==> run B <==
==> flow/design.v <==
module shifter(in, shift, out);
  input [15:0] in;
  input [1:0] shift;
  output reg [15:0] out;
  always @(*) begin
    case(shift)
      2'b00: out = in;   
      2'b01: out = in << 1;   
      2'b10: out = in >> 1;   
      2'b11: out = {in[15], in[15:1]};   
      default: out = {16{1'bx}};    
    endcase
  end
endmodule
module ALU(ain, bin, alu_op, out, status);
  input [15:0] ain, bin;
  input [1:0] alu_op;
  output [15:0] out;
  output [2:0] status;
  ALU_result result(ain, bin, alu_op, out);  
  ALU_status result_status(ain, bin, out, status);  
endmodule
module ALU_result(ain, bin, alu_op, out);
  input [15:0] ain, bin;
  input [1:0] alu_op;
  output reg [15:0] out;
  always @(*) begin
    case(alu_op)
      2'b00: out = ain + bin;   
      2'b01: out = ain - bin;   
      2'b10: out = ain & bin;   
      2'b11: out = ~bin;        
      default: out = {16{1'bx}};   
    endcase
  end
endmodule
module ALU_status(ain, bin, alu_result, status);
  input [15:0] ain, bin, alu_result;
  output [2:0] status;
  assign status = {ain[15] & bin[15] & ~alu_result[15],   
                   alu_result[15],         
                   alu_result == 16'b0};   
endmodule
module Load_enabled_register(clk, load, in, out);
  parameter width = 16;  
  input clk, load;
  input [width-1:0] in;
  output [width-1:0] out; 
  reg [width-1:0] out;  
  wire[width-1:0] next_out = load ? in : out;
  always @(posedge clk) begin
    out <= next_out;   
  end
endmodule
module Decoder(in, out);
  parameter in_width = 3;
  parameter out_width = 8;
  input [in_width-1:0] in;
  output [out_width-1:0] out;
  wire [out_width-1:0] out = 1 << in; 
endmodule
module MUX_2in_binary(in1, in0, select, out);
  parameter width = 16;   
  input [width-1:0] in1, in0;
  input select;
  output reg [width-1:0] out;
  always @(*) begin
    case(select)
      1'b0: out = in0;
      1'b1: out = in1;
      default: out = {width{1'bx}};   
    endcase
  end
endmodule
module MUX_4in_binary(in3, in2, in1, in0, select, out);
  parameter width = 16;   
  input [width-1:0] in3, in2, in1, in0;
  input [1:0] select;
  output reg [width-1:0] out;
  always @(*) begin
    case(select)
      2'b00: out = in0;
      2'b01: out = in1;
      2'b10: out = in2;
      2'b11: out = in3;
      default: out = {width{1'bx}};   
    endcase
  end
endmodule
module MUX_8in(in7, in6, in5, in4, in3, in2, in1, in0, select, out);
  parameter width = 16;  
  input [width-1:0] in7, in6, in5, in4, in3, in2, in1, in0;
  input [7:0] select;
  output reg [width-1:0] out;
  always @(*) begin
    case(select)
      8'b00000001: out = in0;
      8'b00000010: out = in1;
      8'b00000100: out = in2;
      8'b00001000: out = in3;
      8'b00010000: out = in4;
      8'b00100000: out = in5;
      8'b01000000: out = in6;
      8'b10000000: out = in7;
      default: out = {width{1'bx}};  
    endcase
  end
endmodule
module Register_file(clk, data_in, write, writenum, readnum, data_out);
  input clk, write;   
  input [2:0] writenum, readnum;   
  input [15:0] data_in;  
  output [15:0] data_out;  
  wire [7:0] decoded_writenum;
  Decoder #(3, 8) decoder_write(writenum, decoded_writenum);
  wire [15:0] R0, R1, R2, R3, R4, R5, R6, R7; 
  Load_enabled_register #(16) R0_reg(clk, write & decoded_writenum[0], data_in, R0);
  Load_enabled_register #(16) R1_reg(clk, write & decoded_writenum[1], data_in, R1);
  Load_enabled_register #(16) R2_reg(clk, write & decoded_writenum[2], data_in, R2);
  Load_enabled_register #(16) R3_reg(clk, write & decoded_writenum[3], data_in, R3);
  Load_enabled_register #(16) R4_reg(clk, write & decoded_writenum[4], data_in, R4);
  Load_enabled_register #(16) R5_reg(clk, write & decoded_writenum[5], data_in, R5);
  Load_enabled_register #(16) R6_reg(clk, write & decoded_writenum[6], data_in, R6);
  Load_enabled_register #(16) R7_reg(clk, write & decoded_writenum[7], data_in, R7);
  wire [7:0] decoded_readnum;
  Decoder #(3, 8) decoder_read(readnum, decoded_readnum);
  MUX_8in #(16) output_multiplexer(R7, R6, R5, R4, R3, R2, R1, R0, decoded_readnum, data_out);
endmodule
module datapath(clk,  
                readnum, vsel, loada, loadb,   
                shift, asel, bsel, ALUop, loadc, loads, sximm5,  
                writenum, write, sximm8, mdata, PC,  
                status, datapath_out  
              );
   input clk, write, asel, bsel, loada, loadb, loadc, loads;
   input [2:0] readnum, writenum;
   input [1:0] ALUop, shift, vsel;
   input [15:0] mdata, sximm8, sximm5;
   input [7:0] PC;
   output [2:0] status;
   output [15:0] datapath_out;  
   wire [15:0] reg_data_in;   
   wire [15:0] reg_data_out;
   Register_file REGFILE(clk, reg_data_in, write, writenum, readnum, reg_data_out);
   wire [15:0] pipeline_reg_A_out, pipeline_reg_B_out;
   Load_enabled_register #(16) pipeline_reg_A(clk, loada, reg_data_out, pipeline_reg_A_out);
   Load_enabled_register #(16) pipeline_reg_B(clk, loadb, reg_data_out, pipeline_reg_B_out);
   wire [15:0] pipeline_reg_B_out_shifted;
   shifter shift_reg_B(pipeline_reg_B_out, shift, pipeline_reg_B_out_shifted);
   wire [15:0] source_operand_A_out, source_operand_B_out;
   MUX_2in_binary source_operand_A(16'b0, pipeline_reg_A_out, asel, source_operand_A_out);
   MUX_2in_binary source_operand_B(sximm5, pipeline_reg_B_out_shifted, bsel, source_operand_B_out);
   wire [15:0] alu_out;
   wire[2:0] alu_status;
   ALU alu_block(source_operand_A_out, source_operand_B_out, ALUop, alu_out, alu_status);
   Load_enabled_register #(3) status_register(clk, loads, alu_status, status);
   Load_enabled_register #(16) pipeline_reg_C(clk, loadc, alu_out, datapath_out);
   MUX_4in_binary writeback_mux(mdata, sximm8, {8'b0, PC}, datapath_out, vsel, reg_data_in);
endmodule
module vDFF(clk,D,Q);
  parameter n=1;
  input clk;
  input [n-1:0] D;
  output [n-1:0] Q;
  reg [n-1:0] Q;
  always @(posedge clk)
    Q <= D;
endmodule
module cpu(clk,reset,s,load,in,out,N,V,Z,w);
  input clk, reset, s, load;
  input [15:0] in;
  output [15:0] out;
  output N, V, Z, w;
  wire [15:0] inst_reg_out;
  Load_enabled_register #(16) instruction_register(clk, load, in, inst_reg_out);
  wire [2:0] nsel, opcode, readnum, writenum;
  wire [1:0] op, ALUop, shift;
  wire [15:0] sximm5, sximm8;
  Inst_dec instruction_decoder(inst_reg_out, nsel, opcode, op, ALUop, sximm5, sximm8, shift, readnum, writenum);
  wire [1:0] vsel;
  wire loada, loadb, asel, bsel, loadc, loads, write; 
  Controller datapath_controller(clk, s, reset, opcode, op, w, loada, loadb, loadc, loads, asel, bsel, vsel, nsel, write);
  datapath DP(.clk(clk),  
                .readnum(readnum), .vsel(vsel), .loada(loada), .loadb(loadb),   
                .shift(shift), .asel(asel), .bsel(bsel), .ALUop(ALUop), .loadc(loadc), .loads(loads), .sximm5(sximm5),  
                .writenum(writenum), .write(write), .sximm8(sximm8), .mdata(16'b0), .PC(8'b0),  
                .status({V, N, Z}), .datapath_out(out)  
              );
endmodule
module Inst_dec(inst_reg, nsel, opcode, op, ALUop, sximm5, sximm8, shift, readnum, writenum);
  input [15:0] inst_reg;
  input [2:0] nsel;
  output [2:0] opcode, readnum, writenum;
  output [1:0] op, ALUop, shift;
  output [15:0] sximm5, sximm8;
  assign opcode = inst_reg[15:13];
  assign op = inst_reg[12:11];
  assign ALUop = op;  
  assign sximm5 = { {11{inst_reg[4]}}, inst_reg[4:0] };   
  assign sximm8 = { {8{inst_reg[7]}}, inst_reg[7:0] };    
  assign shift = inst_reg[4:3];
  assign readnum = (nsel == 3'b001) ? inst_reg[10:8]   
                 : (nsel == 3'b010) ? inst_reg[7:5]    
                 : (nsel == 3'b100) ? inst_reg[2:0]    
                 : 3'bxxx;
  assign writenum = readnum;
endmodule
module Controller(clk, s, reset, opcode, op, w, loada, loadb, loadc, loads, asel, bsel, vsel, nsel, write);
  input clk, s, reset;
  input [2:0] opcode;
  input [1:0] op;
  output w, loada, loadb, loadc, loads, asel, bsel, write;
  output [2:0] nsel;
  output [1:0] vsel;
  wire [2:0] present_state, next_state;
  wire [2:0] next_state_reset = reset ? 3'b000 : next_state;
  reg [15:0] next;
  vDFF #(3) clk_state(clk, next_state_reset, present_state);
  always @(*) begin
    casex({s, opcode, op, present_state})
      {6'b0xxxxx, 3'b000}: next = {3'b000, 13'b1000000000000};   
      {6'b1xxxxx, 3'b000}: next = {3'b001, 13'b1000000000000};  
      {6'bx11010, 3'b001}: next = {3'b101, 13'b0};  
      {6'bx10101, 3'b001}, {6'bx101x0, 3'b001}: next = {3'b010, 13'b0};  
      {6'bx11000, 3'b001}, {6'bx10111, 3'b001}: next = {3'b011, 13'b0};  
      {6'bxxxxxx, 3'b010}: next = {3'b011, 13'b0100000000010};  
      {6'bxxxxxx, 3'b011}: next = {3'b100, 13'b0010000001000};  
      {6'bx11000, 3'b100}: next = {3'b101, 13'b0001010000000};  
      {6'bx10111, 3'b100}, {6'bx101x0, 3'b100}: next = {3'b101, 13'b0001000000000};  
      {6'bx10101, 3'b100}: next = {3'b000, 13'b0000100000000};  
      {6'bx11010, 3'b101}: next = {3'b000, 13'b0000000100011};  
      {6'bxxxxxx, 3'b101}: next = {3'b000, 13'b0000000000101};  
      default: next = {16{1'bx}};
   endcase
  end
  assign {next_state, w, loada, loadb, loadc, loads, asel, bsel, vsel, nsel, write} = next;
endmodule
==> flow/run.sh <==
#!/bin/bash
# the make line also repeats each setting of config.mk as NAME=value (left out here)
make -C /OpenROAD-flow-scripts/flow DESIGN_CONFIG=/design/flow/config.mk WORK_HOME=/design/flow/orfs CLKGATE_MAP_FILE= finish
==> flow/config.mk <==
export PLATFORM = sky130hd
export DESIGN_NAME = cpu
export DESIGN_NICKNAME = cpu
export VERILOG_FILES = /design/flow/design.v
export SDC_FILE = /design/flow/constraint.sdc
export NUM_CORES = 4
export LEC_CHECK = 0
export ABC_AREA = 0
export CAP_MARGIN = 20
export CORE_ASPECT_RATIO = 0.5
export CORE_MARGIN = 2
export CORE_UTILIZATION = 49
export CTS_CLUSTER_DIAMETER = 348
export CTS_CLUSTER_SIZE = 99
export GPL_TIMING_DRIVEN = 0
export MIN_ROUTING_LAYER = met1
export PLACE_DENSITY = 0.92
export SLEW_MARGIN = 0
export TNS_END_PERCENT = 10
==> flow/constraint.sdc <==
create_clock -name core_clock -period 9.03 [get_ports {clk}]
set_input_delay 1.8060 -clock core_clock [delete_from_list [all_inputs] [get_ports {clk}]]
set_output_delay 1.8060 -clock core_clock [all_outputs]
set_load 0.01 [all_outputs]
==> run D: changes against run B <==
ABC_AREA = unset   (was 0)
CORE_ASPECT_RATIO = unset   (was 0.5)
CORE_UTILIZATION = 68   (was 49)
CTS_CLUSTER_DIAMETER = unset   (was 348)
CTS_CLUSTER_SIZE = unset   (was 99)
GPL_TIMING_DRIVEN = unset   (was 0)
MIN_ROUTING_LAYER = unset   (was met1)
PLACE_DENSITY = unset   (was 0.92)
SETUP_SLACK_MARGIN = -0.33   (was unset)
SLEW_MARGIN = 20   (was 0)
TNS_END_PERCENT = unset   (was 10)
==> flow/constraint.sdc (replaced) <==
create_clock -name core_clock -period 4.02 [get_ports {clk}]
set_input_delay 0.8040 -clock core_clock [delete_from_list [all_inputs] [get_ports {clk}]]
set_output_delay 0.8040 -clock core_clock [all_outputs]
set_load 0.01 [all_outputs]
==> run K: changes against run B <==
CORE_UTILIZATION = 68   (was 49)
PLACE_DENSITY = 0.75   (was 0.92)
SLEW_MARGIN = 20   (was 0)
==> notes <==
Run B completed without violations. Run D completed, yet does not pass: negative setup slack. Run K passed the timing, design-rule and antenna checks. Critical path depth, highest first: run D, run K, run B. In run D the core utilization is higher than in run B, by 23 points. The lowest via count belongs to run K, the highest to run B. Between run B and run D, the lower wire length is in run D (gap about 3.4%, measured against run D). Global-route usage, lowest first: run B, run D, run K. The highest first-iteration DRC count belongs to run B, the lowest to run D. In synthesized area, run D and run B do not differ. Setup slack: run B is lower than run K (0.34 ns). Die area, highest first: run B, run K, run D. Non-clock buffer count, lowest first: run B, run K, run D.
